==> flow/design.v <==
`timescale 1ns/10ps
module DW02_tree #(
    parameter num_inputs  = 8,
    parameter input_width = 8
) (
    input  wire [num_inputs*input_width-1:0] INPUT,
    output wire [input_width-1:0]            OUT0,
    output wire [input_width-1:0]            OUT1
);
integer i;
reg [input_width-1:0] sum;
always @(*) begin
    sum = {input_width{1'b0}};
    for (i = 0; i < num_inputs; i = i + 1)
        sum = sum + INPUT[i*input_width +: input_width];
end
assign OUT0 = sum;
assign OUT1 = {input_width{1'b0}};
endmodule
`timescale 1ns/10ps
module booth(
    input      [2:0] code,
    input      [8:0] src_data,
    output reg [9:0] out_data,  
    output reg       out_inv    
);
always @( * ) begin
    case( code )
        3'b000,
        3'b111:
        begin
            out_data = 10'h200;
            out_inv = 1'b0;
        end
        3'b001,
        3'b010:
        begin
            out_data = {~src_data[8], src_data};
            out_inv = 1'b0;
        end
        3'b101,
        3'b110:
        begin
            out_data = {src_data[8], ~src_data};
            out_inv = 1'b1;
        end
        3'b011:
        begin
            out_data = {~src_data[8], src_data[7:0], 1'b0};
            out_inv = 1'b0;
        end
        3'b100:
        begin
            out_data = {src_data[8], ~src_data[7:0], 1'b1};
            out_inv = 1'b1;
        end
        default:
        begin
            out_data = 10'h200;
            out_inv = 1'b0;
        end
    endcase
end
endmodule
`timescale 1ns/10ps
module mul_int8(
    input  wire [8:0]   rs1,
    input  wire [7:0]   rs2,
    output wire [16:0]  mul
);
wire [8:0] code;
wire [2:0] code_0;
wire [2:0] code_1;
wire [2:0] code_2;
wire [2:0] code_3;
wire [9:0] sel_data_0;
wire [9:0] sel_data_1;
wire [9:0] sel_data_2;
wire [9:0] sel_data_3;
wire sel_inv_0;
wire sel_inv_1;
wire sel_inv_2;
wire sel_inv_3;
assign code = {rs2[7:0], 1'b0};
assign code_0 = code[2:0];
assign code_1 = code[4:2];
assign code_2 = code[6:4];
assign code_3 = code[8:6];
booth u_booth_0 (
    .code      (code_0[2:0])
    ,.src_data (rs1[8:0])
    ,.out_data (sel_data_0)
    ,.out_inv  (sel_inv_0)
);
booth u_booth_1 (
    .code      (code_1[2:0])
    ,.src_data (rs1[8:0])
    ,.out_data (sel_data_1)
    ,.out_inv  (sel_inv_1)
);
booth u_booth_2 (
    .code      (code_2[2:0])
    ,.src_data (rs1[8:0])
    ,.out_data (sel_data_2)
    ,.out_inv  (sel_inv_2)
);
booth u_booth_3 (
    .code      (code_3[2:0])
    ,.src_data (rs1[8:0])
    ,.out_data (sel_data_3)
    ,.out_inv  (sel_inv_3)
);
reg     [16:0] ppre_0;
reg     [16:0] ppre_1;
reg     [16:0] ppre_2;
reg     [16:0] ppre_3;
reg     [16:0] ppre_4;
always @( * ) begin
    ppre_0 = {7'b0, sel_data_0};
    ppre_1 = {5'b0, sel_data_1, 1'b0, sel_inv_0};
    ppre_2 = {3'b0, sel_data_2, 1'b0, sel_inv_1, 2'b0};
    ppre_3 = {1'b0, sel_data_3, 1'b0, sel_inv_2, 4'b0};
    ppre_4 = {10'b0, sel_inv_3 , 6'b0 }; 
end
wire [84:0] pp_in;
assign pp_in = {ppre_4, ppre_3, ppre_2, ppre_1, ppre_0};
wire [16:0] pp_out_0;
wire [16:0] pp_out_1;
DW02_tree #(5, 17) u_tree_l0n0 (
   .INPUT    (pp_in[84:0])
  ,.OUT0     (pp_out_0[16:0])
  ,.OUT1     (pp_out_1[16:0])
);
assign mul = pp_out_0 + pp_out_1;
endmodule
`timescale 1ns/10ps
module mul(
    input  wire        clk,
    input  wire        rst,
    input  wire [63:0] lm,
    input  wire [63:0] rm,
    input  wire [1:0]  Data_type,
    output reg  [19:0] mul_out
);
wire is_8;
wire is_exp4;
wire is_ternary;
assign is_8 = Data_type==2'b11 || Data_type==2'b00; 
assign lm_is_int8 = Data_type==2'b11;
assign is_exp4 = Data_type==2'b10;
assign is_ternary = Data_type==2'b01;
wire [8:0] lms_0;
wire [8:0] lms_1;
wire [8:0] lms_2;
wire [8:0] lms_3;
wire [8:0] lms_4;
wire [8:0] lms_5;
wire [8:0] lms_6;
wire [8:0] lms_7;
wire [7:0] rm8_0;
wire [7:0] rm8_1;
wire [7:0] rm8_2;
wire [7:0] rm8_3;
wire [7:0] rm8_4;
wire [7:0] rm8_5;
wire [7:0] rm8_6;
wire [7:0] rm8_7;
wire [16:0] mul_int8_0;
wire [16:0] mul_int8_1;
wire [16:0] mul_int8_2;
wire [16:0] mul_int8_3;
wire [16:0] mul_int8_4;
wire [16:0] mul_int8_5;
wire [16:0] mul_int8_6;
wire [16:0] mul_int8_7;
assign lms_0 = !is_8 ? 9'd0 : lm_is_int8 ? {lm[7 ],lm[7 :0 ]} : {1'b0,lm[7 :0 ]};
assign lms_1 = !is_8 ? 9'd0 : lm_is_int8 ? {lm[15],lm[15:8 ]} : {1'b0,lm[15:8 ]};
assign lms_2 = !is_8 ? 9'd0 : lm_is_int8 ? {lm[23],lm[23:16]} : {1'b0,lm[23:16]};
assign lms_3 = !is_8 ? 9'd0 : lm_is_int8 ? {lm[31],lm[31:24]} : {1'b0,lm[31:24]};
assign lms_4 = !is_8 ? 9'd0 : lm_is_int8 ? {lm[39],lm[39:32]} : {1'b0,lm[39:32]};
assign lms_5 = !is_8 ? 9'd0 : lm_is_int8 ? {lm[47],lm[47:40]} : {1'b0,lm[47:40]};
assign lms_6 = !is_8 ? 9'd0 : lm_is_int8 ? {lm[55],lm[55:48]} : {1'b0,lm[55:48]};
assign lms_7 = !is_8 ? 9'd0 : lm_is_int8 ? {lm[63],lm[63:56]} : {1'b0,lm[63:56]};
assign {rm8_7,rm8_6,rm8_5,rm8_4,rm8_3,rm8_2,rm8_1,rm8_0} = rm;
mul_int8     u_mul_int8_0(
     .rs1   (lms_0     )
    ,.rs2   (rm8_0     )
    ,.mul   (mul_int8_0)
);
mul_int8     u_mul_int8_1(
     .rs1   (lms_1     )
    ,.rs2   (rm8_1     )
    ,.mul   (mul_int8_1)
);
mul_int8     u_mul_int8_2(
     .rs1   (lms_2     )
    ,.rs2   (rm8_2     )
    ,.mul   (mul_int8_2)
);
mul_int8     u_mul_int8_3(
     .rs1   (lms_3     )
    ,.rs2   (rm8_3     )
    ,.mul   (mul_int8_3)
);
mul_int8     u_mul_int8_4(
     .rs1   (lms_4     )
    ,.rs2   (rm8_4     )
    ,.mul   (mul_int8_4)
);
mul_int8     u_mul_int8_5(
     .rs1   (lms_5     )
    ,.rs2   (rm8_5     )
    ,.mul   (mul_int8_5)
);
mul_int8     u_mul_int8_6(
     .rs1   (lms_6     )
    ,.rs2   (rm8_6     )
    ,.mul   (mul_int8_6)
);
mul_int8     u_mul_int8_7(
     .rs1   (lms_7     )
    ,.rs2   (rm8_7     )
    ,.mul   (mul_int8_7)
);
function [13:0] exp4mul;
    input [3:0] a;
    input [3:0] b;
    reg [3:0] exp;
    reg zero_f;
    reg sign;
    reg [12:0] exp_decode;
    begin
        zero_f = (~|a[2:0]) | (~|b[2:0]);
        sign = a[3]^b[3];
        exp = zero_f ? 4'b0000 : a[2:0] + b[2:0] - 2'b10;
        exp_decode = 13'd1 << exp;
        exp4mul = zero_f ? 14'h2000 :
            sign ? {1'b0,~exp_decode+1'b1} :
            {1'b1, exp_decode};  
    end
endfunction
wire [13:0] mul_exp4_0;
wire [13:0] mul_exp4_1;
wire [13:0] mul_exp4_2;
wire [13:0] mul_exp4_3;
wire [13:0] mul_exp4_4;
wire [13:0] mul_exp4_5;
wire [13:0] mul_exp4_6;
wire [13:0] mul_exp4_7;
wire [13:0] mul_exp4_8;
wire [13:0] mul_exp4_9;
wire [13:0] mul_exp4_10;
wire [13:0] mul_exp4_11;
wire [13:0] mul_exp4_12;
wire [13:0] mul_exp4_13;
wire [13:0] mul_exp4_14;
wire [13:0] mul_exp4_15;
assign mul_exp4_0  = is_exp4 ? exp4mul(lm[ 3:0 ], rm[ 3:0 ]) : 14'd0;
assign mul_exp4_1  = is_exp4 ? exp4mul(lm[ 7:4 ], rm[ 7:4 ]) : 14'd0;
assign mul_exp4_2  = is_exp4 ? exp4mul(lm[11:8 ], rm[11:8 ]) : 14'd0;
assign mul_exp4_3  = is_exp4 ? exp4mul(lm[15:12], rm[15:12]) : 14'd0;
assign mul_exp4_4  = is_exp4 ? exp4mul(lm[19:16], rm[19:16]) : 14'd0;
assign mul_exp4_5  = is_exp4 ? exp4mul(lm[23:20], rm[23:20]) : 14'd0;
assign mul_exp4_6  = is_exp4 ? exp4mul(lm[27:24], rm[27:24]) : 14'd0;
assign mul_exp4_7  = is_exp4 ? exp4mul(lm[31:28], rm[31:28]) : 14'd0;
assign mul_exp4_8  = is_exp4 ? exp4mul(lm[35:32], rm[35:32]) : 14'd0;
assign mul_exp4_9  = is_exp4 ? exp4mul(lm[39:36], rm[39:36]) : 14'd0;
assign mul_exp4_10 = is_exp4 ? exp4mul(lm[43:40], rm[43:40]) : 14'd0;
assign mul_exp4_11 = is_exp4 ? exp4mul(lm[47:44], rm[47:44]) : 14'd0;
assign mul_exp4_12 = is_exp4 ? exp4mul(lm[51:48], rm[51:48]) : 14'd0;
assign mul_exp4_13 = is_exp4 ? exp4mul(lm[55:52], rm[55:52]) : 14'd0;
assign mul_exp4_14 = is_exp4 ? exp4mul(lm[59:56], rm[59:56]) : 14'd0;
assign mul_exp4_15 = is_exp4 ? exp4mul(lm[63:60], rm[63:60]) : 14'd0;
wire [14:0] mul_exp4_l0;
wire [14:0] mul_exp4_l1;
wire [14:0] mul_exp4_l2;
wire [14:0] mul_exp4_l3;
wire [14:0] mul_exp4_l4;
wire [14:0] mul_exp4_l5;
wire [14:0] mul_exp4_l6;
wire [14:0] mul_exp4_l7;
assign mul_exp4_l0 = mul_exp4_0 + mul_exp4_1;
assign mul_exp4_l1 = mul_exp4_2 + mul_exp4_3;
assign mul_exp4_l2 = mul_exp4_4 + mul_exp4_5;
assign mul_exp4_l3 = mul_exp4_6 + mul_exp4_7;
assign mul_exp4_l4 = mul_exp4_8 + mul_exp4_9;
assign mul_exp4_l5 = mul_exp4_10 + mul_exp4_11;
assign mul_exp4_l6 = mul_exp4_12 + mul_exp4_13;
assign mul_exp4_l7 = mul_exp4_14 + mul_exp4_15;
function [1:0] ternary2mul;
    input [1:0] a;
    input [1:0] b;
    begin
        ternary2mul = ((~|a) | (~|b)) ? 2'b10 : {a[1]~^b[1],1'b1}; 
    end
endfunction
wire [1:0] mul_ter2_0;
wire [1:0] mul_ter2_1;
wire [1:0] mul_ter2_2;
wire [1:0] mul_ter2_3;
wire [1:0] mul_ter2_4;
wire [1:0] mul_ter2_5;
wire [1:0] mul_ter2_6;
wire [1:0] mul_ter2_7;
wire [1:0] mul_ter2_8;
wire [1:0] mul_ter2_9;
wire [1:0] mul_ter2_10;
wire [1:0] mul_ter2_11;
wire [1:0] mul_ter2_12;
wire [1:0] mul_ter2_13;
wire [1:0] mul_ter2_14;
wire [1:0] mul_ter2_15;
wire [1:0] mul_ter2_16;
wire [1:0] mul_ter2_17;
wire [1:0] mul_ter2_18;
wire [1:0] mul_ter2_19;
wire [1:0] mul_ter2_20;
wire [1:0] mul_ter2_21;
wire [1:0] mul_ter2_22;
wire [1:0] mul_ter2_23;
wire [1:0] mul_ter2_24;
wire [1:0] mul_ter2_25;
wire [1:0] mul_ter2_26;
wire [1:0] mul_ter2_27;
wire [1:0] mul_ter2_28;
wire [1:0] mul_ter2_29;
wire [1:0] mul_ter2_30;
wire [1:0] mul_ter2_31;
assign mul_ter2_0  = is_ternary ? ternary2mul(lm[ 1:0 ],rm[ 1:0 ]) : 2'b00;
assign mul_ter2_1  = is_ternary ? ternary2mul(lm[ 3:2 ],rm[ 3:2 ]) : 2'b00;
assign mul_ter2_2  = is_ternary ? ternary2mul(lm[ 5:4 ],rm[ 5:4 ]) : 2'b00;
assign mul_ter2_3  = is_ternary ? ternary2mul(lm[ 7:6 ],rm[ 7:6 ]) : 2'b00;
assign mul_ter2_4  = is_ternary ? ternary2mul(lm[ 9:8 ],rm[ 9:8 ]) : 2'b00;
assign mul_ter2_5  = is_ternary ? ternary2mul(lm[11:10],rm[11:10]) : 2'b00;
assign mul_ter2_6  = is_ternary ? ternary2mul(lm[13:12],rm[13:12]) : 2'b00;
assign mul_ter2_7  = is_ternary ? ternary2mul(lm[15:14],rm[15:14]) : 2'b00;
assign mul_ter2_8  = is_ternary ? ternary2mul(lm[17:16],rm[17:16]) : 2'b00;
assign mul_ter2_9  = is_ternary ? ternary2mul(lm[19:18],rm[19:18]) : 2'b00;
assign mul_ter2_10 = is_ternary ? ternary2mul(lm[21:20],rm[21:20]) : 2'b00;
assign mul_ter2_11 = is_ternary ? ternary2mul(lm[23:22],rm[23:22]) : 2'b00;
assign mul_ter2_12 = is_ternary ? ternary2mul(lm[25:24],rm[25:24]) : 2'b00;
assign mul_ter2_13 = is_ternary ? ternary2mul(lm[27:26],rm[27:26]) : 2'b00;
assign mul_ter2_14 = is_ternary ? ternary2mul(lm[29:28],rm[29:28]) : 2'b00;
assign mul_ter2_15 = is_ternary ? ternary2mul(lm[31:30],rm[31:30]) : 2'b00;
assign mul_ter2_16 = is_ternary ? ternary2mul(lm[33:32],rm[33:32]) : 2'b00;
assign mul_ter2_17 = is_ternary ? ternary2mul(lm[35:34],rm[35:34]) : 2'b00;
assign mul_ter2_18 = is_ternary ? ternary2mul(lm[37:36],rm[37:36]) : 2'b00;
assign mul_ter2_19 = is_ternary ? ternary2mul(lm[39:38],rm[39:38]) : 2'b00;
assign mul_ter2_20 = is_ternary ? ternary2mul(lm[41:40],rm[41:40]) : 2'b00;
assign mul_ter2_21 = is_ternary ? ternary2mul(lm[43:42],rm[43:42]) : 2'b00;
assign mul_ter2_22 = is_ternary ? ternary2mul(lm[45:44],rm[45:44]) : 2'b00;
assign mul_ter2_23 = is_ternary ? ternary2mul(lm[47:46],rm[47:46]) : 2'b00;
assign mul_ter2_24 = is_ternary ? ternary2mul(lm[49:48],rm[49:48]) : 2'b00;
assign mul_ter2_25 = is_ternary ? ternary2mul(lm[51:50],rm[51:50]) : 2'b00;
assign mul_ter2_26 = is_ternary ? ternary2mul(lm[53:52],rm[53:52]) : 2'b00;
assign mul_ter2_27 = is_ternary ? ternary2mul(lm[55:54],rm[55:54]) : 2'b00;
assign mul_ter2_28 = is_ternary ? ternary2mul(lm[57:56],rm[57:56]) : 2'b00;
assign mul_ter2_29 = is_ternary ? ternary2mul(lm[59:58],rm[59:58]) : 2'b00;
assign mul_ter2_30 = is_ternary ? ternary2mul(lm[61:60],rm[61:60]) : 2'b00;
assign mul_ter2_31 = is_ternary ? ternary2mul(lm[63:62],rm[63:62]) : 2'b00;
wire [39:0] pp_ter2_in_3;
wire [39:0] pp_ter2_in_2;
wire [39:0] pp_ter2_in_1;
wire [39:0] pp_ter2_in_0;
wire [4:0] pp_ter2_out_0;
wire [4:0] pp_ter2_out_1;
wire [4:0] pp_ter2_out_2;
wire [4:0] pp_ter2_out_3;
wire [4:0] pp_ter2_out_4;
wire [4:0] pp_ter2_out_5;
wire [4:0] pp_ter2_out_6;
wire [4:0] pp_ter2_out_7;
assign pp_ter2_in_3 = {3'b000,mul_ter2_31, 3'b000,mul_ter2_30, 3'b000,mul_ter2_29, 3'b000,mul_ter2_28,
                       3'b000,mul_ter2_27, 3'b000,mul_ter2_26, 3'b000,mul_ter2_25, 3'b000,mul_ter2_24};
assign pp_ter2_in_2 = {3'b000,mul_ter2_23, 3'b000,mul_ter2_22, 3'b000,mul_ter2_21, 3'b000,mul_ter2_20,
                       3'b000,mul_ter2_19, 3'b000,mul_ter2_18, 3'b000,mul_ter2_17, 3'b000,mul_ter2_16};
assign pp_ter2_in_1 = {3'b000,mul_ter2_15, 3'b000,mul_ter2_14, 3'b000,mul_ter2_13, 3'b000,mul_ter2_12,
                       3'b000,mul_ter2_11, 3'b000,mul_ter2_10, 3'b000,mul_ter2_9,  3'b000,mul_ter2_8};
assign pp_ter2_in_0 = {3'b000,mul_ter2_7,  3'b000,mul_ter2_6,  3'b000,mul_ter2_5,  3'b000,mul_ter2_4,
                       3'b000,mul_ter2_3,  3'b000,mul_ter2_2,  3'b000,mul_ter2_1,  3'b000,mul_ter2_0};
DW02_tree #(8, 5) u_tree_ter0 (
   .INPUT    (pp_ter2_in_0[39:0])
  ,.OUT0     (pp_ter2_out_0[4:0])
  ,.OUT1     (pp_ter2_out_1[4:0])
);
DW02_tree #(8, 5) u_tree_ter1 (
   .INPUT    (pp_ter2_in_1[39:0])
  ,.OUT0     (pp_ter2_out_2[4:0])
  ,.OUT1     (pp_ter2_out_3[4:0])
);
DW02_tree #(8, 5) u_tree_ter2 (
   .INPUT    (pp_ter2_in_2[39:0])
  ,.OUT0     (pp_ter2_out_4[4:0])
  ,.OUT1     (pp_ter2_out_5[4:0])
);
DW02_tree #(8, 5) u_tree_ter3 (
   .INPUT    (pp_ter2_in_3[39:0])
  ,.OUT0     (pp_ter2_out_6[4:0])
  ,.OUT1     (pp_ter2_out_7[4:0])
);
reg [16:0] pp_reg[0:7];
wire [16:0] pp_reg_w[0:7];
assign pp_reg_w[0] = is_8 ? mul_int8_0[16:0] : is_exp4 ? {2'b00, mul_exp4_l0} : {{12{1'b0}}, pp_ter2_out_0};
assign pp_reg_w[1] = is_8 ? mul_int8_1[16:0] : is_exp4 ? {2'b00, mul_exp4_l1} : {{12{1'b0}}, pp_ter2_out_1};
assign pp_reg_w[2] = is_8 ? mul_int8_2[16:0] : is_exp4 ? {2'b00, mul_exp4_l2} : {{12{1'b0}}, pp_ter2_out_2};
assign pp_reg_w[3] = is_8 ? mul_int8_3[16:0] : is_exp4 ? {2'b00, mul_exp4_l3} : {{12{1'b0}}, pp_ter2_out_3};
assign pp_reg_w[4] = is_8 ? mul_int8_4[16:0] : is_exp4 ? {2'b00, mul_exp4_l4} : {{12{1'b0}}, pp_ter2_out_4};
assign pp_reg_w[5] = is_8 ? mul_int8_5[16:0] : is_exp4 ? {2'b00, mul_exp4_l5} : {{12{1'b0}}, pp_ter2_out_5};
assign pp_reg_w[6] = is_8 ? mul_int8_6[16:0] : is_exp4 ? {2'b00, mul_exp4_l6} : {{12{1'b0}}, pp_ter2_out_6};
assign pp_reg_w[7] = is_8 ? mul_int8_7[16:0] : is_exp4 ? {2'b00, mul_exp4_l7} : {{12{1'b0}}, pp_ter2_out_7};
always @(posedge clk) begin
    if(rst) begin
        pp_reg[0] <= #1 {17{1'b0}};
        pp_reg[1] <= #1 {17{1'b0}};
        pp_reg[2] <= #1 {17{1'b0}};
        pp_reg[3] <= #1 {17{1'b0}};
        pp_reg[4] <= #1 {17{1'b0}};
        pp_reg[5] <= #1 {17{1'b0}};
        pp_reg[6] <= #1 {17{1'b0}};
        pp_reg[7] <= #1 {17{1'b0}};
    end else begin
        pp_reg[0] <= #1 pp_reg_w[0];
        pp_reg[1] <= #1 pp_reg_w[1];
        pp_reg[2] <= #1 pp_reg_w[2];
        pp_reg[3] <= #1 pp_reg_w[3];
        pp_reg[4] <= #1 pp_reg_w[4];
        pp_reg[5] <= #1 pp_reg_w[5];
        pp_reg[6] <= #1 pp_reg_w[6];
        pp_reg[7] <= #1 pp_reg_w[7];
    end
end
wire [19:0] res_sub;
assign res_sub = is_8 ? 20'hAB000 :   
                 is_exp4 ? 20'hE0000 :   
                 20'hFFFC0;              
wire [179:0] mul_src;
assign mul_src = {3'b000,pp_reg[7], 3'b000,pp_reg[6], 3'b000,pp_reg[5], 3'b000,pp_reg[4],
                  3'b000,pp_reg[3], 3'b000,pp_reg[2], 3'b000,pp_reg[1], 3'b000,pp_reg[0],
                  res_sub[19:0] };
wire [19:0] mul_out0,mul_out1;
DW02_tree #(9, 20) u_tree_mul (
   .INPUT    (mul_src[179:0])
  ,.OUT0     (mul_out0[19:0])
  ,.OUT1     (mul_out1[19:0])
);
wire [19:0] mul_out_w;
assign mul_out_w = mul_out0 + mul_out1;
always @(posedge clk) begin
    if(rst)
        mul_out <= #1 {20{1'b0}};
    else
        mul_out <= #1 mul_out_w;
end
endmodule
==> flow/run.sh <==
#!/bin/bash
# the make line also repeats each setting of config.mk as NAME=value (left out here)
make -C /OpenROAD-flow-scripts/flow DESIGN_CONFIG=/design/flow/config.mk WORK_HOME=/design/flow/orfs CLKGATE_MAP_FILE= finish
==> flow/config.mk <==
export PLATFORM = sky130hd
export DESIGN_NAME = mul
export DESIGN_NICKNAME = mul
export VERILOG_FILES = /design/flow/design.v
export SDC_FILE = /design/flow/constraint.sdc
export NUM_CORES = 4
export LEC_CHECK = 0
export CAP_MARGIN = 20
export CORE_MARGIN = 2
export CORE_UTILIZATION = 57
export CTS_CLUSTER_DIAMETER = 356
export CTS_CLUSTER_SIZE = 100
export SLEW_MARGIN = 20
==> flow/constraint.sdc <==
create_clock -name core_clock -period 3.32 [get_ports {clk}]
set_input_delay 0.6640 -clock core_clock [delete_from_list [all_inputs] [get_ports {clk}]]
set_output_delay 0.6640 -clock core_clock [all_outputs]
set_load 0.01 [all_outputs]
==> results of run 1 <==
==> per-layer routing <==
layer	vias to the layer above	GRT usage [%]
met5	-	0
met4	40	28.0
met3	2235	10.9
met2	5570	73.9
met1	28457	55.8
li1	25651	-
==> final cells by class <==
class	count	area, um2	area share (%)
multi-input cells	5174	45900	65.4
repair buffers	2052	17200	24.4
flip-flops and latches	156	3130	4.46
inverters	484	2050	2.93
well taps	1050	1310	1.87
clock buffers	17	425	0.606
clock inverters	15	204	0.290
diodes	7	17.5	0.0249
==> what timing repair did <==
action	CTS	global route
endpoints found under the setup margin	150	148
setup buffers	183	114
cloned	8	3
pin swaps	517	448
resized	1052	662
==> stage by stage <==
step | utilization [%] | TNS [ps]
after floorplan | - | -157570
after global placement | 77.7 | -273940
after detailed placement | 77.7 | -283220
after CTS | 84.6 | -135310
after global routing | 88.7 | -185870
final | 88.8 | -177130
==> Changelog: implementation, run 1 <==
### Physical design

- Worst IR drop on VDD: 1900 uV
- Cts bufs inserted: 17
- Grt total ovfl: 0
- Final setup violation count: between 100 and 150
- First-pass DRT Iterations: 14
- Area after DPL: between 60000 and 70000 um2
- 1st-iter DRT viols: 10.3k
- Root Driver: clkbuf_16
- Commonest cells post-synth: a21oi_1, nor2_1, ha_1
- Async S/R FF share, synth: 0%
- Crit path required time: approximately 3700 ps
- Post-route clock period utilization: 181%
- Die W: about 290 um
- Endpoints failing hold: 0
- Post-route minimum period: about 6000 ps
- Uppermost layer routed: met5
- DP Worst Slack: -2520 ps
- CP Launch Point: pp_reg[5][3]
- Worst r2r path cells: 15
- Via density per instance: between 6 and 7
- Synth top cell by count: a21oi_1
- Clock power frac: 3.9%
- Area growth syn-to-layout: 54.0%
- Vias in the first global route: between 50k and 60k
- Cell area after layout: approximately 70000 um2
- Yosys synthesis warning count: 8
- Comb power frac: about 90%
- Cells after DPL: 8666
- Synthesized registers: 156
- Initial antenna violation count: 20
- Min Hold Slack: between 700 and 800 ps
- Final ANT Viol Nets: 0
- Pwr Density: slightly above 800 nW/um2
- Highest clock rate: around 170 MHz
- WP data arrival: around 6400 ps
- Clk buf depth: 2
- Skew final: 16.0 ps
- Vias post-DR: 62.0k
- Final setup margin: -2680 ps
- Seq. pwr: 0.00324 W
- Mapped Nets: roughly 7.3k
- Seq pwr share: about 5.7%
- Max transition margin: -11.8%
- Max power group: combinational logic
- CP Launch Type: flop
- Fin nets: just under 9k
- Pleak: 32.2 nW
- Tool warnings: 35
- WL met2: 96.1 mm
- Simple share: between 15 and 20%
- Pin count of the biggest net entering global routing: about 44
- CP most frequent cell: fa_2
- DIE AREA: 82300 um2
- Worst-path clk slew: about 80 ps
- Routed Wire Length: around 230 mm
- Hold path cells: 2
- Skew-Pair Late Insertion Delay: ~470 ps
- Gr usage total: a little under half
- Distinct lib cells: ~79
- Mux share: approximately 6.2%
- Int Pwr: 0.0270 W
- Yosys stat area: about 46000 um2
- RePlAce Congestion: between 1 and 1.5
- Largest delay share family, worst path: adder cells
- Post-synth EDFFs: 0
- Crit path depth: 15
- Post-Synthesis Cell Area: ~46000 um2
- Logic family by area: adder cells
- Fin cells: between 8k and 9k
- Max cap viols: 1
- Top-area cell type share of the netlist area: roughly 15%
- CP max FO: 3
- CTS tree: done
- R2R setup slack: -2680 ps
- # Cells Yosys: 6310
- Complex Gates by Area: ~28%
- Worst-Margin Slew: 1660 ps
- Sw Ratio: approximately 52%
- WL/cell: between 20 and 30 um
- CTS H-Tree Depth: 4
- Fillers: around 3.8k
- Top_reg_cell synth: dfxtp_1
- Worst-path cell chain: fa_2 > inv_1 > fa_2 > fa_2 > inv_1 > fa_2 > inv_1 > fa_2 > nor2b_4 > o31a_1 > o211ai_1 > a21boi_1 > nand3b_1 > a21oi_2 > mux2_4
- Final HPWL DP: ~140 mm
- Worst path bufs/invs: 3
- Status: failed layout checks
- FP Util: between 50% and 60%
- Die height: 287 um
- # port buffers: 151
- Layout check fault list: max-capacitance violations, max-slew violations, negative setup slack
- FF-to-FF Start: pp_reg[5][3]
- Delay of the slowest critical-path stage: 740 ps
- Mapped Cells: around 6.3k
- Syn Area/Cell: 7.23 um2
- IO Pins: 152
- Worst setup endpoint: mul_out[14]
- Yosys adder share: 28.0%
- CP Class: flop to flop
- Combinational power: between 0.05 and 0.06 W
- Total Power: approximately 0.057 W
- Synth Seq Share: approximately 6.8%
- Largest area contributor in the netlist: ha_1
- Max-slew violation count: 2
- Top cells, area: ha_1, fa_1, dfxtp_1
- WL met3: around 35 mm
- Hold Buf Count CTS: 0
- DR DRC count: 0
- Sink Count: 156
- WHS Endpoint: pp_reg[0][5]
- Min-delay worst type: input port to flop
- XOR/XNOR Fraction of Synth Area: under 10%
- Crit-path slowest cell: a21boi_1
- Core area: just under 80000 um2
- NetSw: 0.0297 W
- Clk. pwr: ~0.0022 W
- RSZ-0062 raised after global routing: yes
- Reg-to-reg endpoint: mul_out[14]
- Wl on met1: between 70 and 80 mm
- CP endpoint kind: flop
- First-pass GRT wire length: ~300 mm
- # rows: 103
- HP Start: rst
==> run 2: changes to the inputs <==
CORE_UTILIZATION = 40   (was 57)
CTS_CLUSTER_DIAMETER = unset   (was 356)
CTS_CLUSTER_SIZE = unset   (was 100)
SETUP_SLACK_MARGIN = 1.21   (was unset)
clock period = 6.26 ns   (was 3.32 ns; I/O delays follow)
==> run 2 against run 1 <==
Compared with the run above: the run now finishes clean; die area increased by 42%; combinational power decreased by 63%; non-clock buffer count decreased by 1093; first-iteration DRC count decreased by 59%; sequential share of layout area increased by 0.79 points; cell area decreased by 15%; register-to-register slack improved by 4300 ps; synthesized cell count unchanged; clock power decreased by 48%; power decreased by 61%; wire length decreased by 26%; largest power group unchanged.
==> Changelog: implementation, run 2 <==
### Physical design

- Status: timing/DRC/antenna clean
- Die W: 342 um (+19%)
- Tool warnings: 33 (-5.7%)
- 1st-iter DRT viols: 4254 (-59%)
- Routed Wire Length: 172 mm (-26%)
- CP Launch Point: Data_type[1]
- Core area: 113000 um2 (+43%)
- Final ANT Viol Nets: 0 (unchanged)
- Post-route minimum period: between 5000 and 6000 ps
- Total Power: 0.0220 W (-61%)
- IO Pins: 152 (unchanged)
- Yosys stat area: 45600 um2 (unchanged)
- Simple share: 16.7% (unchanged)
- Logic family by area: adder cells
- Crit path required time: 6530 ps (+2870 ps)
- # port buffers: 151 (unchanged)
- R2R setup slack: 1590 ps (+4270 ps)
- Fillers: 10.6k (+180%)
- Synth top cell by count: a21oi_1
- WP data arrival: 5750 ps (-600 ps)
- Async S/R FF share, synth: 0% (unchanged)
- Top-area cell type share of the netlist area: 14.8% (unchanged)
- First-pass DRT Iterations: 6 (-8)
- Top_reg_cell synth: dfxtp_1
- Final HPWL DP: 129 mm (-7.9%)
- Largest area contributor in the netlist: ha_1
- Cts bufs inserted: 17 (unchanged)
- Combinational power: 0.0191 W (-63%)
- Crit-path slowest cell: fa_1
- Worst IR drop on VDD: 549 uV (-71%)
- CP max FO: 6 (+3)
- Hold path cells: 3 (+1)
- Worst-path clk slew: 70 ps (about the same)
- Clk buf depth: 2 (unchanged)
- HP Start: pp_reg[7][0]
- Final TNS setup: 0 ps (+177130 ps)
- CP endpoint kind: flop
- Clock power frac: 5.3% (+1.4 points)
- # rows: 123 (+19%)
- CP Class: input port to flop
- Vias in the first global route: 45.8k (-19%)
- Seq pwr share: 7.5% (+1.8 points)
- DR DRC count: 0 (unchanged)
- Endpoints failing hold: 0 (unchanged)
- CTS H-Tree Depth: 4 (unchanged)
- NetSw: 0.0108 W (-64%)
- Mapped Cells: 6310 (unchanged)
- WHS Endpoint: mul_out[0]
- Post-layout util: 52.7% (-36 points)
- Gr usage total: 28.0% (-18 points)
- Max-slew violation count: 0 (-2)
- RSZ-0062 raised after global routing: yes
- Commonest cells post-synth: a21oi_1, nor2_1, ha_1
- Complex Gates by Area: 27.8% (unchanged)
- Yosys adder share: 28.0% (unchanged)
- FF-to-FF Start: pp_reg[3][2]
- Largest delay share family, worst path: adder cells
- Worst r2r path cells: 16 (+1)
- Die height: 342 um (+19%)
- Top cells, area: ha_1, fa_1, dfxtp_1
- Reg-to-reg endpoint: mul_out[18]
- Mux share: 6.18% (unchanged)
- Clk. pwr: 0.00117 W (-48%)
- Pleak: 26.4 nW (-18%)
- Area growth syn-to-layout: 30.4%
- Min-delay worst type: flop to flop
- Hold Buf Count CTS: 0 (unchanged)
- Initial antenna violation count: 5 (-75%)
- Skew-Pair Late Insertion Delay: 450 ps (-20 ps)
- Highest clock rate: around 180 MHz
- CP most frequent cell: fa_1
- Pin count of the biggest net entering global routing: 63 (+43%)
- Synthesized registers: 156 (unchanged)
- Register area: 3120 um2 (-0.24%)
- RePlAce Congestion: 0.961 (-6.0%)
- Post-Synthesis Cell Area: 45600 um2 (unchanged)
- Crit path depth: 24 (+9)
- Worst path bufs/invs: 9 (+6)
- Fin nets: 7764 (-12%)
- FP Util: 40.4% (-17 points)
- Final setup violation count: 0 (-100%)
- # Cells Yosys: 6310 (unchanged)
- Worst setup endpoint: pp_reg[0][11]
- Synth Seq Share: 6.85% (unchanged)
- CTS tree: done
- Post-synth EDFFs: 0 (unchanged)
- Fin cells: 8308 (-7.2%)
- CP Launch Type: input port
- Yosys synthesis warning count: 8 (unchanged)
- Vias post-DR: 49.1k (-21%)
- Logic area: 43400 um2 (-5.5%)
- Worst-path cell chain: buf_6 > buf_6 > clkinvlp_4 > ha_4 > buf_4 > buf_4 > buf_16 > buf_12 > nand2_8 > o21ai_2 > o21ai_2 > o31ai_4 > fa_1 > inv_2 > fa_1 > inv_1 > fa_1 > ha_4 > a21o_1 > a21oi_2 > o21ai_0 > a21oi_1 > xor2_1 > o22ai_1
- Grt total ovfl: 0 (unchanged)
- Int Pwr: 0.0111 W (-59%)
- Comb power frac: 87.2% (-3.1 points)
- Worst-Margin Slew: 1150 ps (-506 ps)
- XOR/XNOR Fraction of Synth Area: 6.39% (unchanged)
- Pwr Density: 369 nW/um2 (-54%)
- Max cap viols: 0 (-1)
- Root Driver: clkbuf_16
- Syn Area/Cell: 7.23 um2 (unchanged)
- Skew final: 13.2 ps (-2.82 ps)
- WL/cell: 20.7 um (-20%)
- Cells after DPL: 8036 (-7.3%)
- Via density per instance: 5.91 (-15%)
- Delay of the slowest critical-path stage: 520 ps (-220 ps)
- Max transition margin: 23.1% (+35 points)
- Max power group: combinational logic
- Mapped Nets: 7282 (unchanged)
- Sink Count: 156 (unchanged)
- DIE AREA: 117000 um2 (+42%)
- Post-route clock period utilization: 87.6% (-93 points)
- First-pass GRT wire length: 263 mm (-13%)
- Sw Ratio: 49.4% (-3.0 points)
- Seq. pwr: 0.00164 W (-49%)
- Distinct lib cells: 79 (unchanged)
## run 2: what timing repair did
| action | 4_1_cts | 5_1_grt |
|---|---|---|
| pin swaps | 332 | 236 |
| setup endpoints to repair | 122 | 110 |
| setup buffers | 171 | 53 |
| cloned | 12 | 1 |
| resized | 667 | 305 |
| hold endpoints to repair | 0 | 0 |
## run 2: through the flow
stage / hold WS (ps) / area (um2) / setup WS (ps)
detailed placement: 684 / 53100 / -391
CTS: 708 / 57800 / 849
global route: 762 / 59500 / 632
finish: 706 / 59500 / 779
global placement: 682 / 53100 / -343
floorplan: 634 / 47700 / 587
## run 2: area by class of cell
cell class	count	share of cell area (%)
Timing Repair Buffer	959	14.3
Antenna cell	3	0.0126
Clock buffer	17	0.715
Multi-Input combinational cell	5174	73.0
Tap cell	1500	3.16
Clock inverter	15	0.374
Sequential cell	156	5.25
Inverter	484	3.28
## run 2: metal layers
metal | up-vias | wire length [um] | global-route usage, %
li1 | 23462 | - | -
met1 | 23601 | 75500 | 38.7
met2 | 1809 | 79700 | 46.0
met3 | 254 | 10800 | 2.75
met4 | 4 | 5810 | 8.36
met5 | - | 26 | 0
==> run 3: changes to the inputs <==
CELL_PAD_IN_SITES_DETAIL_PLACEMENT = 2   (was unset)
CELL_PAD_IN_SITES_GLOBAL_PLACEMENT = 1   (was unset)
CORE_MARGIN = 9   (was 2)
CORE_UTILIZATION = 26   (was 40)
GPL_ROUTABILITY_DRIVEN = 0   (was unset)
HOLD_SLACK_MARGIN = 0.16   (was unset)
MAX_ROUTING_LAYER = met4   (was unset)
PLACE_DENSITY = 0.58   (was unset)
SETUP_SLACK_MARGIN = unset   (was 1.21)
TNS_END_PERCENT = 5   (was unset)
clock period = 6.5 ns   (was 6.26 ns; I/O delays follow)
==> run 3 against run 2 <==
Compared with the run above: cell area is 9.8% lower; count of clock-buffer cells in the layout is the same; still clean; first-iteration DRC count fell by 30%; clock skew rose by 3.5 ps; global-route usage down 7.1 points; setup slack worse by 480 ps.
==> Changelog: implementation, run 3 <==
### Physical design

- Status: timing/DRC/antenna clean
- Post-Synthesis Cell Area: 45600 um2 (unchanged)
- Gr usage total: 20.9% (-7.1 points)
- Grt total ovfl: 0 (unchanged)
- Post-route clock period utilization: 95.4% (+7.8 points)
- Clock power frac: 6.2% (+0.9 points)
- WHS Endpoint: mul_out[0]
- Reg-to-reg endpoint: mul_out[14]
- CTS tree: done
- Yosys adder share: 28.0% (unchanged)
- Hold path cells: 3 (unchanged)
- Mapped Nets: 7282 (unchanged)
- Highest clock rate: 161 MHz
- Worst-Margin Slew: 875 ps (-278 ps)
- WL/cell: 22.7 um (+9.7%)
- Cts bufs inserted: 17 (unchanged)
- Vias in the first global route: 52.9k (+15%)
- Routed Wire Length: 203 mm (+18%)
- Resized Gates After CTS: 0 (-100%)
- CP Launch Type: input port
- Logic family by area: adder cells
- HP Start: pp_reg[6][0]
- Skew-Pair Late Insertion Delay: 490 ps (+40 ps)
- Hold Buf Count CTS: 0 (unchanged)
- Top-area cell type share of the netlist area: 14.8% (unchanged)
- # port buffers: 151 (unchanged)
- CP most frequent cell: ha_1
- Synth top cell by count: a21oi_1
- Worst r2r path cells: 16 (unchanged)
- CP max FO: 2 (-4)
- FP Util: 26.2% (-14 points)
- Crit-path slowest cell: or4b_2
- Final HPWL DP: 165 mm (+28%)
- First-pass GRT wire length: 317 mm (+20%)
- WP data arrival: 6520 ps (+770 ps)
- Initial antenna violation count: 4 (-1)
- CP endpoint kind: flop
- Largest delay share family, worst path: adder cells
- CP Class: input port to flop
- CTS H-Tree Depth: 4 (unchanged)
- Area growth syn-to-layout: 17.6%
- R2R setup slack: 1470 ps (-120 ps)
- Distinct lib cells: 79 (unchanged)
- Root Driver: clkbuf_16
- Cell area after layout: 53600 um2 (-9.8%)
- CP Launch Point: rm[57]
- First-pass DRT Iterations: 5 (-1)
- Yosys synthesis warning count: 8 (unchanged)
- Via density per instance: 5.49 (-7.2%)
- Clk. pwr: 0.00116 W (about the same)
- Setup Fix Bufs, Post-CTS: 0 (-100%)
- Core area: 174000 um2 (+54%)
- DIE AREA: 191000 um2 (+63%)
- NetSw: 0.00995 W (-8.2%)
- Pin count of the biggest net entering global routing: 63 (unchanged)
- Async S/R FF share, synth: 0% (unchanged)
- Clk buf depth: 2 (unchanged)
- DR DRC count: 0 (unchanged)
- Min-delay worst type: flop to flop
- Post-route minimum period: approximately 6200 ps
- Worst-path cell chain: clkdlybuf4s50_1 > clkinv_1 > ha_1 > inv_1 > ha_1 > inv_1 > fa_1 > xor2_2 > nand2_1 > or4b_2 > ha_1 > nand2_1 > o21ai_0 > nor2b_1 > fa_1 > a21o_1 > a21o_1 > a2111oi_1 > buf_4 > o21bai_1 > a31oi_1 > xor2_1 > o22ai_1
- Worst IR drop on VDD: 686 uV (+25%)
- Max power group: combinational logic
- Max cap viols: 0 (unchanged)
- Crit path required time: 6820 ps (+290 ps)
- Syn Area/Cell: 7.23 um2 (unchanged)
- Synthesized registers: 156 (unchanged)
- Worst setup endpoint: pp_reg[7][10]
- Pleak: 24.3 nW (-8.1%)
- Skew final: 16.7 ps (+3.49 ps)
- Yosys stat area: 45600 um2 (unchanged)
- 1st-iter DRT viols: 2973 (-30%)
- Die height: 437 um (+28%)
- Simple share: 16.7% (unchanged)
- Delay of the slowest critical-path stage: 660 ps (+140 ps)
- Endpoints failing hold: 0 (unchanged)
- Complex Gates by Area: 27.8% (unchanged)
- Max transition margin: 41.2% (+18 points)
- Fillers: 20.6k (+94%)
- Fin nets: 7560 (-2.6%)
- Seq. pwr: 0.00154 W (-6%)
- Top cells, area: ha_1, fa_1, dfxtp_1
- # rows: 153 (+24%)
- FF-to-FF Start: pp_reg[3][2]
- Final ANT Viol Nets: 0 (unchanged)
- IO Pins: 152 (unchanged)
- Post-synth EDFFs: 0 (unchanged)
- Mux share: 6.18% (unchanged)
- Tool warnings: 30 (-9.1%)
- Max-slew violation count: 0 (unchanged)
- Synth Seq Share: 6.85% (unchanged)
- # Cells Yosys: 6310 (unchanged)
- XOR/XNOR Fraction of Synth Area: 6.39% (unchanged)
- Mapped Cells: 6310 (unchanged)
- Sink Count: 156 (unchanged)
- Worst path bufs/invs: 5 (-4)
- Largest area contributor in the netlist: ha_1
- Worst-path clk slew: 70 ps (about the same)
- Min Hold Slack: 959 ps (+254 ps)
- RSZ-0062 raised after global routing: no
- Commonest cells post-synth: a21oi_1, nor2_1, ha_1
- Pwr Density: 346 nW/um2 (-6.3%)
- Crit path depth: 23 (-4.2%)
- Sw Ratio: 53.7% (+4.3 points)
- Seq pwr share: 8.3% (+0.8 points)
- Vias post-DR: 49.0k (-0.24%)
- Final setup violation count: 0 (unchanged)
- Comb power frac: 85.4% (-1.8 points)
- Die W: 437 um (+28%)
- Area after DPL: 53000 um2 (-0.18%)
- Combinational power: 0.0158 W (-17%)
- Top_reg_cell synth: dfxtp_1
- Int Pwr: 0.00860 W (-23%)
-- run 3: layout make-up --
| type | instances | area, um2 | area share [%] |
|---|---|---|---|
| Tap cell | 2325 | 2910 | 5.42 |
| Clock buffer | 17 | 425 | 0.793 |
| Inverter | 484 | 1820 | 3.39 |
| Antenna cell | 4 | 10.0 | 0.0187 |
| Sequential cell | 156 | 3120 | 5.82 |
| Clock inverter | 15 | 228 | 0.425 |
| Multi-Input combinational cell | 5174 | 38900 | 72.5 |
| Timing Repair Buffer | 755 | 6250 | 11.7 |
-- run 3: through the flow --
| stage | worst slack (ps) | TNS, ps | util [%] | power [W] | cells |
|---|---|---|---|---|---|
| 6_report | 301 | 0 | 30.8 | 0.0185 | 8930 |
| 5_1_grt | 25.4 | 0 | 30.8 | 0.0203 | 8930 |
| 4_1_cts | 201 | 0 | 30.8 | 0.0186 | 8926 |
| 3_5_place_dp | -285 | -1950 | 30.4 | 0.0172 | 8894 |
| 3_3_place_gp | -200 | -569 | 30.4 | 0.0164 | 8894 |
| 2_1_floorplan | 167 | 0 | - | 0.0113 | 6310 |
-- run 3: layer usage --
metal / GRT usage [%] / vias up / wire length (um)
li1: - / 22975 / -
met1: 26.4 / 25083 / 92100
met2: 36.2 / 763 / 100000
met3: 1.26 / 191 / 4700
met4: 5.55 / 0 / 5550
met5: - / - / 0
==> run 4: changes to the inputs <==
ABC_AREA = 1   (was unset)
CAP_MARGIN = 0   (was 20)
CELL_PAD_IN_SITES_DETAIL_PLACEMENT = unset   (was 2)
CELL_PAD_IN_SITES_GLOBAL_PLACEMENT = unset   (was 1)
CORE_ASPECT_RATIO = 1.46   (was unset)
CORE_MARGIN = 2   (was 9)
CORE_UTILIZATION = 69   (was 26)
CTS_CLUSTER_DIAMETER = 287   (was unset)
CTS_CLUSTER_SIZE = 99   (was unset)
GPL_ROUTABILITY_DRIVEN = unset   (was 0)
HOLD_SLACK_MARGIN = unset   (was 0.16)
MAX_ROUTING_LAYER = unset   (was met4)
PLACE_DENSITY = 0.4   (was 0.58)
TNS_END_PERCENT = unset   (was 5)
clock period = 5.47 ns   (was 6.5 ns; I/O delays follow)
==> run 4 against run 3 <==
Compared with the run above: still clean on timing, DRC and antenna; combinational power increased by 44%; critical path type unchanged; clock power increased by about 20%; setup slack got worse by 190 ps; power increased by 41%; critical path depth increased by 3; first-iteration DRC count increased by 90%.
==> Changelog: implementation, run 4 <==
### Physical design

- Yosys stat area: 42400 um2 (-7.0%)
- Clock power frac: 5.2% (-1.0 points)
- Mapped Cells: 6384 (+1.2%)
- CP Class: input port to flop
- Endpoints failing hold: 0 (unchanged)
- Logic area: 34800 um2 (-10%)
- Die height: 304 um (-30%)
- Syn Area/Cell: 6.65 um2 (-8.0%)
- Fin nets: 8225 (+8.8%)
- IO Pins: 152 (unchanged)
- Commonest cells post-synth: nand2_1, inv_1, nor2_1
- HP Start: pp_reg[7][0]
- Worst r2r path cells: 17 (+1)
- Gr usage total: 49.0% (+28 points)
- FF-to-FF Start: pp_reg[1][1]
- RePlAce Congestion: around 1.1
- Pin count of the biggest net entering global routing: 63 (unchanged)
- Yosys synthesis warning count: 8 (unchanged)
- CTS H-Tree Depth: 4 (unchanged)
- Initial antenna violation count: 10 (+6)
- Worst setup endpoint: pp_reg[3][15]
- CTS tree: done
- Comb power frac: 87.2% (+1.8 points)
- CP Launch Type: input port
- Root Driver: clkbuf_16
- First-pass GRT wire length: 249 mm (-21%)
- Worst IR drop on VDD: 1050 uV (+53%)
- Int Pwr: 0.0122 W (+42%)
- # rows: 109 (-29%)
- Status: timing/DRC/antenna clean
- Logic family by area: adder cells
- Complex Gates by Area: 22.5% (-5.3 points)
- DIE AREA: 63600 um2 (-67%)
- Hold path cells: 4 (+1)
- Mapped Nets: 7356 (+1.0%)
- Async S/R FF share, synth: 0% (unchanged)
- Crit-path slowest cell: fa_1
- NetSw: 0.0139 W (+40%)
- Cts bufs inserted: 17 (unchanged)
- Synth top cell by count: nand2_1
- Vias in the first global route: 50.4k (-4.6%)
- Simple share: 26.3% (+9.6 points)
- First-pass DRT Iterations: 13 (+8)
- Worst-path clk slew: 70 ps (about the same)
- Core area: 60700 um2 (-65%)
- CP Launch Point: Data_type[0]
- Post-synth EDFFs: 0 (unchanged)
- Top_reg_cell synth: dfxtp_1
- Final ANT Viol Nets: 0 (unchanged)
- Reg-to-reg endpoint: mul_out[10]
- Post-route clock period utilization: 97.9% (+2.5 points)
- Die W: 209 um (-52%)
- FP Util: 69.9% (+44 points)
- Seq. pwr: 0.00200 W (+30%)
- Final TNS setup: 0 ps (unchanged)
- Max power group: combinational logic
- WL/cell: 19.7 um (-13%)
- Vias post-DR: 51.0k (+4.0%)
- Crit path depth: 26 (+13%)
- Largest delay share family, worst path: adder cells
- WHS Endpoint: mul_out[0]
- Total Power: 0.0261 W (+41%)
- Synth Seq Share: 7.36% (+0.51 points)
- # port buffers: 151 (unchanged)
- Skew-Pair Late Insertion Delay: 470 ps (-20 ps)
- CP endpoint kind: flop
- Area growth syn-to-layout: 21.8%
- CP most frequent cell: nand2_1
- Seq pwr share: 7.6% (-0.7 points)
- Post-Synthesis Cell Area: 42400 um2 (-7.0%)
- Yosys adder share: 30.1% (+2.1 points)
- Sw Ratio: 53.2% (-0.44 points)
- Synthesized registers: 156 (unchanged)
- Final setup violation count: 0 (unchanged)
- Tool warnings: 33 (+10%)
- Post-route minimum period: 5350 ps
- R2R setup slack: 420 ps (-1050 ps)
- WL met3: 17.7 mm (+280%)
- Worst-Margin Slew: 1130 ps (+252 ps)
- Distinct lib cells: 69 (-13%)
- Mux share: 0% (-6.2 points)
- Final HPWL DP: 124 mm (-25%)
- Max-slew violation count: 0 (unchanged)
- Worst path bufs/invs: 7 (+2)
- Crit path required time: 5840 ps (-980 ps)
- Via density per instance: 6.33 (+15%)
- Pleak: 26.7 nW (+9.9%)
- Uppermost layer routed: met5
- Routed Wire Length: 158 mm (-22%)
- Min-delay worst type: flop to flop
- Max transition margin: 24.9% (-16 points)
- Pwr Density: 506 nW/um2 (+46%)
- Sink Count: 156 (unchanged)
- 1st-iter DRT viols: 5653 (+90%)
- Clk. pwr: 0.00135 W (+20%)
- Combinational power: 0.0228 W (+44%)
- Fillers: 3892 (-81%)
- WL met2: 70.3 mm (-30%)
- # Cells Yosys: 6384 (+1.2%)
- Clk buf depth: 2 (unchanged)
- Register area: 3120 um2 (unchanged)
- Top cells, area: ha_1, fa_1, nand2_1
- Skew final: 6.72 ps (-9.93 ps)
- Largest area contributor in the netlist: ha_1
- Delay of the slowest critical-path stage: 560 ps (-100 ps)
- Max cap viols: 0 (unchanged)
- Wl on met1: 51.5 mm (-44%)
- XOR/XNOR Fraction of Synth Area: 2.24% (-4.2 points)
- Grt total ovfl: 0 (unchanged)
- WP data arrival: 5720 ps (-800 ps)
- Top-area cell type share of the netlist area: 15.9% (+1.1 points)
- DR DRC count: 0 (unchanged)
- CP max FO: 6 (+4)
- Highest clock rate: between 150 and 200 MHz
[run 4: layer usage]
layer | vias up | global-route usage, %
met2 | 3398 | 79.2
li1 | 23237 | -
met4 | 16 | 47.6
met3 | 1313 | 15.0
met5 | - | 0.460
met1 | 23017 | 49.7
[run 4: stage by stage]
stage	cell area [um2]	instances	utilization (%)	hold slack (ps)	setup slack, ps
floorplan	42400	6384	-	629	30.5
global placement	50600	8001	83.3	652	-471
detailed placement	50600	8001	83.3	708	-580
CTS	51500	8041	84.8	722	-39.4
global route	51700	8043	85.2	744	-28.6
finish	51700	8048	85.2	732	115
[run 4: area by class of cell]
type                            count  share of cell area (%)
Multi-Input combinational cell   4965                    67.3
Timing Repair Buffer              971                    15.2
Inverter                         1142                    8.34
Sequential cell                   156                    6.04
Tap cell                          777                    1.88
Clock buffer                       17                   0.823
Clock inverter                     15                   0.402
Antenna cell                        5                  0.0242
[run 4: timing repair]
| item | 4_1_cts | 5_1_grt |
|---|---|---|
| setup buffers | 6 | 2 |
| pin swaps | 4 | 9 |
| endpoints found under the setup margin | 35 | 101 |
| gates cloned | 2 | 0 |
| hold buffers | 0 | 0 |
| resized | 44 | 67 |
==> run 5: changes to the inputs <==
ABC_AREA = unset   (was 1)
CAP_MARGIN = 20   (was 0)
CORE_ASPECT_RATIO = unset   (was 1.46)
CORE_UTILIZATION = 72   (was 69)
CTS_CLUSTER_DIAMETER = 386   (was 287)
CTS_CLUSTER_SIZE = 21   (was 99)
PLACE_DENSITY = unset   (was 0.4)
PLACE_DENSITY_LB_ADDON = 0.08   (was unset)
SETUP_SLACK_MARGIN = 0.54   (was unset)
TNS_END_PERCENT = 5   (was unset)
clock period = 3.56 ns   (was 5.47 ns; I/O delays follow)
==> run 5 against run 4 <==
Compared with the run above: the flow now stops in clock tree synthesis; synthesized area is 7.5% higher; die area is 2.9% higher; synthesized cell count is 1.2% lower.
==> Changelog: implementation, run 5 <==
### Changed

- IO Pins: 152 (unchanged)
- # port buffers: 151 (unchanged)
- Logic family by area: adder cells
- XOR/XNOR Fraction of Synth Area: 6.39% (+4.2 points)
- Status: stopped before the end
- Mux share: 6.18% (+6.2 points)
- Async S/R FF share, synth: 0% (unchanged)
- # Cells Yosys: 6310 (-1.2%)
- Post-Synthesis Cell Area: 45600 um2 (+7.5%)
- Cells after DPL: 8421 (+5.2%)
- Complex Gates by Area: 27.8% (+5.3 points)
- Area after DPL: 58900 um2 (+17%)
- Die height: 256 um (-16%)
- Yosys adder share: 28.0% (-2.1 points)
- Synth top cell by count: a21oi_1
- Post-synth EDFFs: 0 (unchanged)
- Stage where the run ended: clock tree synthesis
- Top_reg_cell synth: dfxtp_1
- Commonest cells post-synth: a21oi_1, nor2_1, ha_1
- FP Util: 72.6% (+2.6 points)
- Yosys synthesis warning count: 8 (unchanged)
- RePlAce Congestion: 1.11 (+0.51%)
- Die W: 256 um (+22%)
- Mapped Cells: 6310 (-1.2%)
- Yosys stat area: 45600 um2 (+7.5%)
- Synth Seq Share: 6.85% (-0.51 points)
- Top cells, area: ha_1, fa_1, dfxtp_1
- Mapped Nets: 7282 (-1.0%)
- DIE AREA: 65400 um2 (+2.9%)
- Core area: 62900 um2 (+3.6%)
- Distinct lib cells: 79 (+14%)
- Simple share: 16.7% (-9.6 points)
- Largest area contributor in the netlist: ha_1
- # rows: 92 (-16%)
- Top-area cell type share of the netlist area: 14.8% (-1.1 points)
- Final HPWL DP: 165 mm (+33%)
- Tool Error: [ERROR DPL-0033] detailed placement checks failed during check placement.
- Synthesized registers: 156 (unchanged)
- Syn Area/Cell: 7.23 um2 (+8.7%)
run 5: stage by stage:
stage | setup WS [ps] | hold WS, ps
floorplan | -1590 | 634
global placement | -2370 | 671
detailed placement | -2720 | 799
==> run 6: changes to the inputs <==
CAP_MARGIN = 0   (was 20)
CORE_ASPECT_RATIO = 1.06   (was unset)
CORE_UTILIZATION = 34   (was 72)
CTS_CLUSTER_DIAMETER = 306   (was 386)
CTS_CLUSTER_SIZE = 15   (was 21)
GPL_TIMING_DRIVEN = 1   (was unset)
MIN_ROUTING_LAYER = met1   (was unset)
PLACE_DENSITY_LB_ADDON = unset   (was 0.08)
SETUP_SLACK_MARGIN = unset   (was 0.54)
TNS_END_PERCENT = unset   (was 5)
clock period = 6.22 ns   (was 3.56 ns; I/O delays follow)
==> run 6 against run 5 <==
Compared with the run above: now clean on timing, DRC and antenna; synthesized cell count unchanged; synthesized area unchanged; die area is 110% higher.
==> Changelog: implementation, run 6 <==
### Physical design

- Post-layout util: about two fifths
- Complex Gates by Area: 27.8% (unchanged)
- Met2 Use GR: a little under two fifths
- Async S/R FF share, synth: 0% (unchanged)
- CTS tree: done
- Area after DPL: 53500 um2 (-9.1%)
- Highest clock rate: around 170 MHz
- Largest area contributor in the netlist: ha_1
- R2R setup slack: ~1500 ps
- Post-synth EDFFs: 0 (unchanged)
- Worst r2r path cells: 16
- Routed Wire Length: between 150 and 200 mm
- Reg-to-reg endpoint: mul_out[18]
- Clk. pwr: ~0.0012 W
- CP endpoint kind: flop
- First-pass GRT wire length: roughly 260 mm
- DR DRC count: 0
- Die height: 381 um (+49%)
- Simple share: 16.7% (unchanged)
- Yosys synthesis warning count: 8 (unchanged)
- # Cells Yosys: 6310 (unchanged)
- Top-area cell type share of the netlist area: 14.8% (unchanged)
- HP Start: pp_reg[6][0]
- Yosys stat area: 45600 um2 (unchanged)
- Pleak: ~25 nW
- Die W: 360 um (+41%)
- Comb power frac: a little under nine tenths
- Fillers: roughly 14k
- Worst IR drop on VDD: between 800 and 900 uV
- IO Pins: 152 (unchanged)
- Crit path required time: 6570 ps
- Worst-Margin Slew: between 800 and 900 ps
- Post-route clock period utilization: between 90% and 100%
- Crit path depth: 21
- Endpoints failing hold: 0
- Max power group: combinational logic
- NetSw: around 0.0096 W
- RSZ-0062 raised after global routing: no
- Hold path cells: 4
- Final HPWL DP: 132 mm (-20%)
- Post-Synthesis Cell Area: 45600 um2 (unchanged)
- Top cells, area: ha_1, fa_1, dfxtp_1
- FP Util: 34.2% (-38 points)
- WL/cell: approximately 19 um
- Fin nets: about 7.7k
- Vias in the first global route: 45.2k
- Final ANT Viol Nets: 0
- Crit-path slowest cell: clkdlybuf4s50_1
- Pwr Density: about 360 nW/um2
- Yosys adder share: 28.0% (unchanged)
- Combinational power: ~0.017 W
- Grt total ovfl: 0
- Max-slew violation count: 0
- Status: timing/DRC/antenna clean
- WP data arrival: 6230 ps
- WHS Endpoint: mul_out[1]
- Via density per instance: 5.63
- Cell area after layout: approximately 54000 um2
- Mapped Cells: 6310 (unchanged)
- Sink Count: roughly 160
- Sw Ratio: between 40% and 50%
- RePlAce Congestion: 0.956 (-14%)
- FF-to-FF Start: pp_reg[3][2]
- Clock power frac: 5.9%
- GR Util met1: approximately a third
- First-pass DRT Iterations: 8
- Top_reg_cell synth: dfxtp_1
- Commonest cells post-synth: a21oi_1, nor2_1, ha_1
- CP Class: input port to flop
- Busiest grt layer: met2
- Vias post-DR: around 48k
- CTS H-Tree Depth: 4
- CP max FO: 13
- Seq pwr share: 8.4%
- Hold Buf Count CTS: 0
- Int Pwr: between 0.009 and 0.01 W
- Min Hold Slack: just under 900 ps
- XOR/XNOR Fraction of Synth Area: 6.39% (unchanged)
- Max cap viols: 0
- Area growth syn-to-layout: 18.9%
- Mux share: 6.18% (unchanged)
- Worst-path clk slew: roughly 70 ps
- Final setup violation count: 0
- Seq. pwr: 0.00163 W
- # port buffers: 151 (unchanged)
- Synth Seq Share: 6.85% (unchanged)
- Worst setup endpoint: pp_reg[5][13]
- Grt met3 use: 2.25%
- Logic family by area: adder cells
- Delay of the slowest critical-path stage: 480 ps
- Worst path bufs/invs: 5
- Min-delay worst type: flop to flop
- Synth top cell by count: a21oi_1
- CP Launch Type: input port
- Skew-Pair Late Insertion Delay: roughly 460 ps
- DIE AREA: 137000 um2 (+110%)
- 1st-iter DRT viols: ~4.7k
- Post-route minimum period: 5880 ps
- Mapped Nets: 7282 (unchanged)
- Largest delay share family, worst path: AND-OR/OR-AND gates
- Clk buf depth: 2
- Root Driver: clkbuf_16
- CP most frequent cell: ha_1
- Tool warnings: 30
- Max transition margin: 42.1%
- Pin count of the biggest net entering global routing: between 40 and 50
- Synthesized registers: 156 (unchanged)
- # rows: 138 (+50%)
- Gr usage total: a little under a quarter
- Cts bufs inserted: 17
- Distinct lib cells: 79 (unchanged)
- CP Launch Point: rm[41]
- Worst-path cell chain: clkdlybuf4s50_1 > inv_1 > ha_1 > inv_1 > ha_1 > inv_1 > fa_1 > buf_4 > a31oi_1 > ha_1 > nor3_1 > a22o_1 > a221oi_1 > ha_1 > o21ai_0 > a21boi_0 > o21ai_0 > o21ai_0 > nand4_1 > a21bo_2 > a31o_2
- Initial antenna violation count: 2
- Core area: 133000 um2 (+110%)
- Skew final: 24.1 ps
- Syn Area/Cell: 7.23 um2 (unchanged)
## run 6: what timing repair did
item	4_1_cts	5_1_grt
gates resized	1	23
setup endpoints to repair	1	29
setup buffers	0	0
pin swaps	0	7
## run 6: layer usage
layer | part of all wire (%) | wire, um | vias to the layer above
met5 | 0 | 0 | -
met4 | 3.0 | 4960 | 0
met3 | 5.2 | 8490 | 192
met2 | 46 | 75200 | 1454
met1 | 46 | 74200 | 22966
li1 | - | - | 23357
## run 6: final cells by class
type / instances / area (um2) / area share (%)
diodes: 2 / 5.00 / 0.00923
clock buffers: 18 / 439 / 0.810
clock inverters: 13 / 181 / 0.334
inverters: 484 / 1820 / 3.35
multi-input cells: 5174 / 38900 / 71.7
flip-flops and latches: 156 / 3120 / 5.76
well taps: 1750 / 2190 / 4.04
repair buffers: 922 / 7590 / 14.0
## run 6: through the flow
stage | cells | TNS (ps) | power, W | setup slack [ps]
after floorplan | 6310 | 0 | 0.0119 | 15.7
after global placement | 8486 | -7670 | 0.0177 | -567
after detailed placement | 8486 | -8990 | 0.0179 | -562
after CTS | 8517 | 0 | 0.0192 | 3.16
after global routing | 8518 | 0 | 0.0213 | 28.7
final | 8519 | 0 | 0.0193 | 339
==> run 7: changes to the inputs <==
ABC_AREA = 1   (was unset)
CAP_MARGIN = 20   (was 0)
CORE_ASPECT_RATIO = 0.5   (was 1.06)
CORE_UTILIZATION = 67   (was 34)
CTS_CLUSTER_DIAMETER = 356   (was 306)
CTS_CLUSTER_SIZE = 100   (was 15)
GPL_TIMING_DRIVEN = unset   (was 1)
MIN_ROUTING_LAYER = unset   (was met1)
PLACE_DENSITY = 0.36   (was unset)
TNS_END_PERCENT = 10   (was unset)
clock period = 3.18 ns   (was 6.22 ns; I/O delays follow)
==> run 7 against run 6 <==
Compared with the run above: the run now fails in clock tree synthesis; die area down 52%; synthesized area down 7.0%; synthesized cell count up 1.2%.
==> Changelog: implementation, run 7 <==
### Changed

- Status: stopped before the end
- Stage where the run ended: clock tree synthesis
- Tool Error: [ERROR DPL-0033] detailed placement checks failed during check placement.
- Mux share: 0% (-6.2 points)
- Top-area cell type share of the netlist area: 15.9% (+1.1 points)
- Mapped Nets: 7356 (+1.0%)
- DP Worst Slack: -2710 ps (-2150 ps)
- Commonest cells post-synth: nand2_1, inv_1, nor2_1
- RePlAce Congestion: 1.18 (+23%)
- Logic family by area: adder cells
- Top_reg_cell synth: dfxtp_1
- Final HPWL DP: 162 mm (+23%)
- Yosys adder share: 30.1% (+2.1 points)
- Area after DPL: 58900 um2 (+10%)
- Synth Seq Share: 7.36% (+0.51 points)
- Synthesized registers: 156 (unchanged)
- Yosys stat area: 42400 um2 (-7.0%)
- Top cells, area: ha_1, fa_1, nand2_1
- # port buffers: 151 (unchanged)
- IO Pins: 152 (unchanged)
- Post-Synthesis Cell Area: 42400 um2 (-7.0%)
- Syn Area/Cell: 6.65 um2 (-8.0%)
- # Cells Yosys: 6384 (+1.2%)
- Simple share: 26.3% (+9.6 points)
- FP Util: 67.5% (+33 points)
- Mapped Cells: 6384 (+1.2%)
- Distinct lib cells: 69 (-13%)
- Post-synth EDFFs: 0 (unchanged)
- XOR/XNOR Fraction of Synth Area: 2.24% (-4.2 points)
- Core area: 62900 um2 (-53%)
- Die height: 182 um (-52%)
- # rows: 65 (-53%)
- Largest area contributor in the netlist: ha_1
- DIE AREA: 65500 um2 (-52%)
- Yosys synthesis warning count: 8 (unchanged)
- Die W: 360 um (about the same)
- Async S/R FF share, synth: 0% (unchanged)
- Complex Gates by Area: 22.5% (-5.3 points)
- Synth top cell by count: nand2_1
-- run 7: metrics by stage --
step / cells / setup TNS [ps] / total power (W) / hold slack, ps
3_3_place_gp: 9070 / -278970 / 0.0401 / 836
2_1_floorplan: 6384 / -148270 / 0.0243 / 629
3_5_place_dp: 9070 / -315260 / 0.0442 / 860
Power and IR drop assume default switching activity.
